oak:
==> flow/design.v (excerpt) <==
module ted
(
	input         clk,				 
	input         reset,
	input  [15:0] addr_in,
	output [15:0] addr_out,
	input   [7:0] data_in,
	output  [7:0] data_out,
	input         rw,
	output        cpuclk,			 
	output  [6:0] color,				 
	output        csync,
	output reg    hsync,
	output reg    vsync,
	output reg    hblank,
	output reg    vblank_out,
	input         wide,
	output        ce_pix,
	output        irq,
	output        ba,
	output reg    cs_io,
	output reg    cs_ram,
	output reg    cs0,
	output reg    cs1,
	output reg    aec,
	output  [4:0] snd,
	output        pal,
	input   [7:0] k,
	input   [1:0] tvmode,
	output        cpuenable			 
);
Size: ~6600 cells after synthesis, roughly 90 I/O pins, roughly 0.051 mm² of cells after synthesis.
make LEC_CHECK=0 CAP_MARGIN=25 CORE_ASPECT_RATIO=0.67 CORE_MARGIN=2 CORE_UTILIZATION=24 CTS_CLUSTER_DIAMETER=174 GPL_TIMING_DRIVEN=0 MAX_ROUTING_LAYER=met5 PLACE_DENSITY=0.37 SETUP_SLACK_MARGIN=1.88 SLEW_MARGIN=20 TNS_END_PERCENT=25 finish   # period 6.91 ns
run.sh (not shown) runs the stock make flow with config.mk's settings and CLKGATE_MAP_FILE=.
Both conditions hold for oak: the flow ran to the end and the final layout passed the timing, DRC and antenna checks.
[inputs] pine vs oak
- CAP_MARGIN: 25 -> 0
- SETUP_SLACK_MARGIN: 1.88 -> 0.41
- CORE_UTILIZATION: 24 -> 72
- CTS_CLUSTER_DIAMETER: 174 -> 29
- PLACE_DENSITY: 0.37 -> 0.66
- GPL_TIMING_DRIVEN: 0 -> 1
- the clock period (ns, I/O delays scaled along): 6.91 -> 3.34
## What came out
Higher clock group share of total power goes to pine over oak. Core footprint (higher): oak. Measured against oak, the final routed wirelength across all metal layers of pine comes out at 0.852 times the reference value. Between oak and pine, the difference in register cell area after layout is negligible. In pine relative to oak, final weighted congestion of routability-driven global placement had gone up by a little under 10%.
> inputs changed (pine -> birch)
- CTS_CLUSTER_DIAMETER removed (was 29)
- SETUP_SLACK_MARGIN removed (was 0.41)
- GPL_TIMING_DRIVEN removed (was 1)
- CORE_UTILIZATION changed from 72 to 59
- CORE_ASPECT_RATIO removed (was 0.67)
- MAX_ROUTING_LAYER removed (was met5)
- PLACE_DENSITY removed (was 0.66)
- CAP_MARGIN changed from 0 to 20
- TNS_END_PERCENT removed (was 25)
- the clock period (ns, I/O delays scaled along) changed from 3.34 to 4.54
Results
The run showing the smaller worst max-slew margin expressed relative to the limit is pine.
[compare] base=pine new=birch: design area now smaller; number of detailed-route iterations in the first pass shows a reduction of 3; number of clock buffer instances in the layout now sits higher.
On worst reg-to-reg setup slack, birch does better than pine.
Compared birch vs pine, and area growth from synthesis to layout is down in birch.
Setup changes, birch to maple
- setting SETUP_SLACK_MARGIN to 0.85 for the first time
- changing CORE_UTILIZATION from 59 to 72
- changing the clock period (ns, I/O delays scaled along) from 4.54 to 3.39
- Delta (maple minus birch): fraction of the mapped netlist area in compound gates neither gained nor lost much; wire length higher.
- Side by side, initial core utilization turned out higher in maple than in birch.
- Worst setup slack ends up lower on maple.
- maple against birch; design area is up by a few percent.
Here is what was changed in the inputs of cedar compared with maple.
- SETUP_SLACK_MARGIN no longer set, was 0.85
- TNS_END_PERCENT now 5, previously not set
- PLACE_DENSITY_LB_ADDON now 0.0, previously not set
- CTS_CLUSTER_DIAMETER now 359, previously not set
- the clock period (ns, I/O delays scaled along) now 6.13, was 3.39
Results
- For maple, the slowest cell on the critical path was sky130_fd_sc_hd__dfxtp_2, unlike cedar, where it was sky130_fd_sc_hd__clkdlybuf4s50_1.
- Comparing the two runs side by side, cedar comes out behind maple on smallest hold slack.
- Of cedar and maple, maple shows the higher ratio of final minimum period to clock period, with cedar below it.
- Going from maple to cedar, the hold-critical path depth was found to have gone down by 1.
- Going from maple to cedar, cell area reported after detailed placement shrank by a few percent.
- The initial antenna violation count number comes out lower for cedar vs maple.
- cedar against maple: number of instances resized during post-cts repair lower, finished layout cell area lower, standby leakage power lower, portion of total power attributed to the clock network lower, critical path depth lower.
- The core of cedar is less densely filled than that of maple.


ted again, from the RTL that the note above started with.
clock: 10.0 ns
lec_check: 0
abc_area: 1
cap_margin: 35
core_aspect_ratio: 1.5
core_margin: 3
core_utilization: 65
cts_cluster_size: 73
hold_slack_margin: 0.22
max_routing_layer: met4
slew_margin: 20
==> next run, changes <==
- ABC_AREA: 1 -> 0
- CAP_MARGIN: 35 -> 20
- CELL_PAD_IN_SITES_GLOBAL_PLACEMENT: default -> 0
- CORE_ASPECT_RATIO: 1.5 -> default
- CORE_MARGIN: 3 -> 2
- CORE_UTILIZATION: 65 -> 40
- CTS_CLUSTER_DIAMETER: default -> 332
- CTS_CLUSTER_SIZE: 73 -> default
- GPL_ROUTABILITY_DRIVEN: default -> 0
- GPL_TIMING_DRIVEN: default -> 0
- HOLD_SLACK_MARGIN: 0.22 -> -0.05
- MIN_ROUTING_LAYER: default -> met2
- SETUP_SLACK_MARGIN: default -> 1.83
- SLEW_MARGIN: 20 -> 35
After rerunning:
- The changed run aborted during 5_1_grt
- synthesized cell count falls by a little under a tenth
- synthesized area is about the same
- die size grows by well over a third
==> next run, changes <==
- ABC_AREA: 0 -> default
- CELL_PAD_IN_SITES_GLOBAL_PLACEMENT: 0 -> default
- CORE_UTILIZATION: 40 -> 59
- CTS_CLUSTER_DIAMETER: 332 -> default
- GPL_ROUTABILITY_DRIVEN: 0 -> default
- GPL_TIMING_DRIVEN: 0 -> default
- HOLD_SLACK_MARGIN: -0.05 -> default
- MAX_ROUTING_LAYER: met4 -> default
- MIN_ROUTING_LAYER: met2 -> default
- SETUP_SLACK_MARGIN: 1.83 -> default
- SLEW_MARGIN: 35 -> 20
- clock period: 10.0 -> 5.27 ns (I/O delays scaled with it)
After rerunning: The new run completed with no timing, DRC or antenna violations. Die size goes down by 32%. Synthesized cell count is unchanged. Synthesized area stays the same.
==> next run, changes <==
- ABC_AREA: default -> 1
- CORE_UTILIZATION: 59 -> 72
- CTS_CLUSTER_SIZE: default -> 98
- PLACE_DENSITY: default -> 0.39
- clock period: 5.27 -> 3.31 ns (I/O delays scaled with it)
Result: The new run completed without violations. Combinational power increases by 120%. Final cell count came out higher by about 7%. Total power rose by about 60%. Wire length goes up by 17%. Cell area grows by about 1.4%.
==> next run, changes <==
- ABC_AREA: 1 -> default
- CORE_UTILIZATION: 72 -> 40
- CTS_CLUSTER_SIZE: 98 -> default
- PLACE_DENSITY: 0.39 -> default
- clock period: 3.31 -> 5.95 ns (I/O delays scaled with it)
Final cell count falls slightly; register-to-register slack improves by 1.5 ns; combinational power falls by well over a third; worst hold slack improves by 0.050 ns; core utilization falls by 37 points; total power falls by well over a third.
Power and IR drop assume default switching activity.
